==> inputs of v19 <==
==> flow/design.v (excerpt) <==
module top(input clk, rst_raw, up, left, right, down, 
           input [15:0]switches, output dp,a,b,c,d,e,f,g, output [3:0]anode,
           output load_done, output reg fsm_done);
==> flow/config.mk <==
export PLATFORM = sky130hd
export DESIGN_NAME = top
export DESIGN_NICKNAME = top
export VERILOG_FILES = /design/flow/design.v
export SDC_FILE = /design/flow/constraint.sdc
export NUM_CORES = 4
export LEC_CHECK = 0
export CAP_MARGIN = 0
export CELL_PAD_IN_SITES_GLOBAL_PLACEMENT = 2
export CORE_ASPECT_RATIO = 0.95
export CORE_MARGIN = 8
export CORE_UTILIZATION = 40
export GPL_ROUTABILITY_DRIVEN = 0
export MAX_ROUTING_LAYER = met5
export MIN_ROUTING_LAYER = met2
export SLEW_MARGIN = 20
==> flow/constraint.sdc <==
create_clock -name core_clock -period 10.0 [get_ports {clk}]
set_input_delay 2.0000 -clock core_clock [delete_from_list [all_inputs] [get_ports {clk}]]
set_output_delay 2.0000 -clock core_clock [all_outputs]
set_load 0.01 [all_outputs]
run.sh (not shown) runs the stock make flow with config.mk's settings and CLKGATE_MAP_FILE=.
==> v39 (differences from v19) <==
- CAP_MARGIN: 0 -> 40
- CELL_PAD_IN_SITES_GLOBAL_PLACEMENT: 2 -> default
- CORE_ASPECT_RATIO: 0.95 -> default
- CORE_MARGIN: 8 -> 2
- CORE_UTILIZATION: 40 -> 71
- CTS_CLUSTER_SIZE: default -> 19
- GPL_ROUTABILITY_DRIVEN: 0 -> default
- MAX_ROUTING_LAYER: met5 -> default
- MIN_ROUTING_LAYER: met2 -> default
==> flow/constraint.sdc (replaced) <==
create_clock -name core_clock -period 2.36 [get_ports {clk}]
set_input_delay 0.4720 -clock core_clock [delete_from_list [all_inputs] [get_ports {clk}]]
set_output_delay 0.4720 -clock core_clock [all_outputs]
set_load 0.01 [all_outputs]
==> v16 (differences from v19) <==
- CAP_MARGIN: 0 -> 20
- CELL_PAD_IN_SITES_GLOBAL_PLACEMENT: 2 -> default
- CORE_ASPECT_RATIO: 0.95 -> default
- CORE_MARGIN: 8 -> 2
- CORE_UTILIZATION: 40 -> 70
- CTS_CLUSTER_SIZE: default -> 32
- GPL_ROUTABILITY_DRIVEN: 0 -> default
- MAX_ROUTING_LAYER: met5 -> default
- MIN_ROUTING_LAYER: met2 -> default
- SETUP_SLACK_MARGIN: default -> 1.5
==> flow/constraint.sdc (replaced) <==
create_clock -name core_clock -period 6.16 [get_ports {clk}]
set_input_delay 1.2320 -clock core_clock [delete_from_list [all_inputs] [get_ports {clk}]]
set_output_delay 1.2320 -clock core_clock [all_outputs]
set_load 0.01 [all_outputs]
==> comparison table <==
Start of the worst register-to-register path: v19 load_en$_SDFF_PP1_; v39 rf.mem[1][0]$_SDFFCE_PN0P_; v16 load_en$_SDFF_PP1_
Comb power: v19 1780 uW; v39 9440 uW; v16 2830 uW
Unrepaired setup endpoints after global routing: v19 false; v39 true; v16 false
Run status: v19 timing/DRC/antenna clean; v39 timing/DRC/antenna clean; v16 timing/DRC/antenna clean
Post-CTS resize count: v19 0; v39 6; v16 0
Worst hold margin: v19 0.458 ns; v39 0.456 ns; v16 0.456 ns
GRT Overall Usage: v19 22.1%; v39 30.6%; v16 26.0%
Delay of the slowest critical-path stage: v19 0.57 ns; v39 0.54 ns; v16 0.54 ns
Routing usage on met2: v19 24.9%; v39 52.7%; v16 42.4%
Clk pin slew, worst setup/hold paths: v19 0.06 ns; v39 0.07 ns; v16 0.06 ns
Max IR drop VDD: v19 0.000127 V; v39 0.000980 V; v16 0.000325 V
First-iteration detailed-routing DRC count: v19 1,306; v39 678; v16 719
Top routing layer used: v19 met5; v39 met4; v16 met4
Worst skew pair latency: v19 0.53 ns; v39 0.53 ns; v16 0.51 ns
Via count of the first global-routing pass: v19 13,100; v39 9,528; v16 8,074
Transition time of the tightest slew-check pin: v19 1.05 ns; v39 0.840 ns; v16 1.14 ns
Inserted tap cell count: v19 372; v39 216; v16 220
P_int: v19 2740 uW; v39 13,100 uW; v16 4490 uW

* * *

==> run a: inputs <==
top again, from the RTL that the note above started with.
==> flow/config.mk <==
export PLATFORM = sky130hd
export DESIGN_NAME = top
export DESIGN_NICKNAME = top
export VERILOG_FILES = /design/flow/design.v
export SDC_FILE = /design/flow/constraint.sdc
export NUM_CORES = 4
export LEC_CHECK = 0
export CAP_MARGIN = 20
export CORE_MARGIN = 2
export CORE_UTILIZATION = 72
export CTS_CLUSTER_DIAMETER = 47
export GPL_ROUTABILITY_DRIVEN = 1
export MIN_ROUTING_LAYER = met1
export PLACE_DENSITY = 0.66
export SETUP_SLACK_MARGIN = 1.44
export SLEW_MARGIN = 30
==> flow/constraint.sdc <==
create_clock -name core_clock -period 6.21 [get_ports {clk}]
set_input_delay 1.2420 -clock core_clock [delete_from_list [all_inputs] [get_ports {clk}]]
set_output_delay 1.2420 -clock core_clock [all_outputs]
set_load 0.01 [all_outputs]
==> run b (differences from run a) <==
ABC_AREA = 1   (was unset)
CTS_CLUSTER_DIAMETER = unset   (was 47)
CTS_CLUSTER_SIZE = 15   (was unset)
GPL_ROUTABILITY_DRIVEN = unset   (was 1)
MIN_ROUTING_LAYER = unset   (was met1)
PLACE_DENSITY = unset   (was 0.66)
PLACE_DENSITY_LB_ADDON = 0.16   (was unset)
SETUP_SLACK_MARGIN = 0.36   (was 1.44)
SLEW_MARGIN = 20   (was 30)
==> flow/constraint.sdc (replaced) <==
create_clock -name core_clock -period 2.55 [get_ports {clk}]
set_input_delay 0.5100 -clock core_clock [delete_from_list [all_inputs] [get_ports {clk}]]
set_output_delay 0.5100 -clock core_clock [all_outputs]
set_load 0.01 [all_outputs]
==> run c (differences from run a) <==
CORE_UTILIZATION = 36   (was 72)
CTS_CLUSTER_DIAMETER = unset   (was 47)
GPL_ROUTABILITY_DRIVEN = unset   (was 1)
MIN_ROUTING_LAYER = unset   (was met1)
PLACE_DENSITY = unset   (was 0.66)
SETUP_SLACK_MARGIN = unset   (was 1.44)
SLEW_MARGIN = 20   (was 30)
==> flow/constraint.sdc (replaced) <==
create_clock -name core_clock -period 4.25 [get_ports {clk}]
set_input_delay 0.8500 -clock core_clock [delete_from_list [all_inputs] [get_ports {clk}]]
set_output_delay 0.8500 -clock core_clock [all_outputs]
set_load 0.01 [all_outputs]
==> comparison table <==
item	run a	run b	run c
Outcome	timing/DRC/antenna clean	timing/DRC/antenna clean	timing/DRC/antenna clean
Yosys chip area	11600 sq um	11400 sq um	11600 sq um
Part of the total power dissipated in the clock network	22.3%	19.3%	22.4%
Core area	15800 sq um	15300 sq um	31600 sq um
Length of routed wiring on met1	10800 um	10700 um	11200 um
Net switching power	2.82 mW	7.63 mW	3.99 mW
Synthesized-area fraction occupied by ao, oa, aoi and oai cells	14.1%	11.6%	14.1%
Met3 usage in global routing	4.36%	4.09%	2.22%
Layout Cells excl Fill	1428	1654	1617
Post-synthesis instance area	11600 sq um	11400 sq um	11600 sq um
Plain + repair buffers	35	70	36
Critical path type	primary input to flop	flop to flop	primary input to flop
Slew @ Worst Pin	0.890 ns	0.687 ns	1.01 ns
Internal power component	4.58 mW	10.9 mW	6.63 mW
Number of detailed-route iterations in the first pass	6	5	5
Setup Buffers After CTS	0	3	0
End point of the critical path	ddb.counter[9]$_DFFE_PP_	accum.acc[2]$_SDFFE_PP0P_	ddb.counter[9]$_DFFE_PP_
Static leakage power	5.27 nW	5.78 nW	5.29 nW
First-pass GRT wire length	38900 um	40200 um	39600 um
Met3 wire length	1200 um	1510 um	805 um
Internal reg-to-reg setup slack	3.16 ns	0.24 ns	1.21 ns
Power group with the highest consumption	registers	combinational cells	registers
Combinational gate area	5760 sq um	5410 sq um	5740 sq um
Post-synth mux share	6.26%	0%	6.26%
Data arrival at the endpoint of the critical path	3.73 ns	2.75 ns	3.38 ns
Met1 track demand over resource	37.6%	37.5%	19.2%

* * *

==> inputs of 06-08 <==
top again, from the RTL that the note above started with.
clock: 2.36 ns
lec_check: 0
cap_margin: 0
core_margin: 2
core_utilization: 71
cts_cluster_size: 19
setup_slack_margin: -0.23
slew_margin: 20
==> inputs of 07-21, as changes to 06-08 <==
- CAP_MARGIN: 0 -> 20
- CORE_UTILIZATION: 71 -> 58
- CTS_CLUSTER_SIZE: 19 -> 61
- HOLD_SLACK_MARGIN: not set -> -0.0
- MIN_ROUTING_LAYER: not set -> met2
- PLACE_DENSITY_LB_ADDON: not set -> 0.03
- SETUP_SLACK_MARGIN: -0.23 -> not set
- SLEW_MARGIN: 20 -> 5
==> inputs of 06-02, as changes to 06-08 <==
- CAP_MARGIN: 0 -> 20
- CORE_UTILIZATION: 71 -> 40
- CTS_CLUSTER_SIZE: 19 -> not set
- SETUP_SLACK_MARGIN: -0.23 -> not set
==> flow/constraint.sdc (replaced) <==
create_clock -name core_clock -period 4.46 [get_ports {clk}]
set_input_delay 0.8920 -clock core_clock [delete_from_list [all_inputs] [get_ports {clk}]]
set_output_delay 0.8920 -clock core_clock [all_outputs]
set_load 0.01 [all_outputs]
==> qor summary <==
| metric | 07-21 | 06-08 | 06-02 |
|---|---|---|---|
| Tightest slew margin relative to the limit | 50.26% | 48.07% | 31.33% |
| Count of TritonRoute iterations in the first routing pass | 9 | 5 | 5 |
| Drt via density | 7.783 | 6.055 | 5.240 |
| Result of the run | timing/DRC/antenna clean | complete, but fails checks | timing/DRC/antenna clean |
| Reasons for failing layout checks | - | negative setup slack | - |
| Combinational cell area excluding buffers and inverters | 5861 sq um | 5743 sq um | 5741 sq um |
| Worst reg-to-reg path cell count | 9 | 8 | 4 |
| Switching component of the power | 7839 uW | 7624 uW | 3724 uW |
| Final number of setup-violating endpoints | 0 | 5 | 0 |
| Non-clock buffer instance count of the final layout | 174 | 156 | 36 |
| Die Height | 145.5 microns | 131.9 microns | 174.4 microns |
| Amount of wire on met2 after detailed routing | 13680 microns | 12690 microns | 10130 microns |
| Share of total power in the clock network | 18.7% | 18.8% | 20.7% |
| Total Routing Usage GR | 34.53% | 29.56% | 15.18% |
| P&R area growth vs syn | 21.40% | 18.16% | 12.61% |
| Buffers inserted by post-CTS timing repair | 1 | 0 | 0 |
| Reg-to-reg startpoint | rf.mem[3][0]$_DFFE_PP_ | rf.mem[3][1]$_DFFE_PP_ | load_en$_SDFF_PP1_ |
| Top layer reached by signal wires | met5 | met4 | met4 |
| Fill count | 1493 | 908 | 2673 |
| Critical Setup Path Class | register to register | register to register | input port to register |
No activity file was given, so power comes from the tool's default toggle rates.
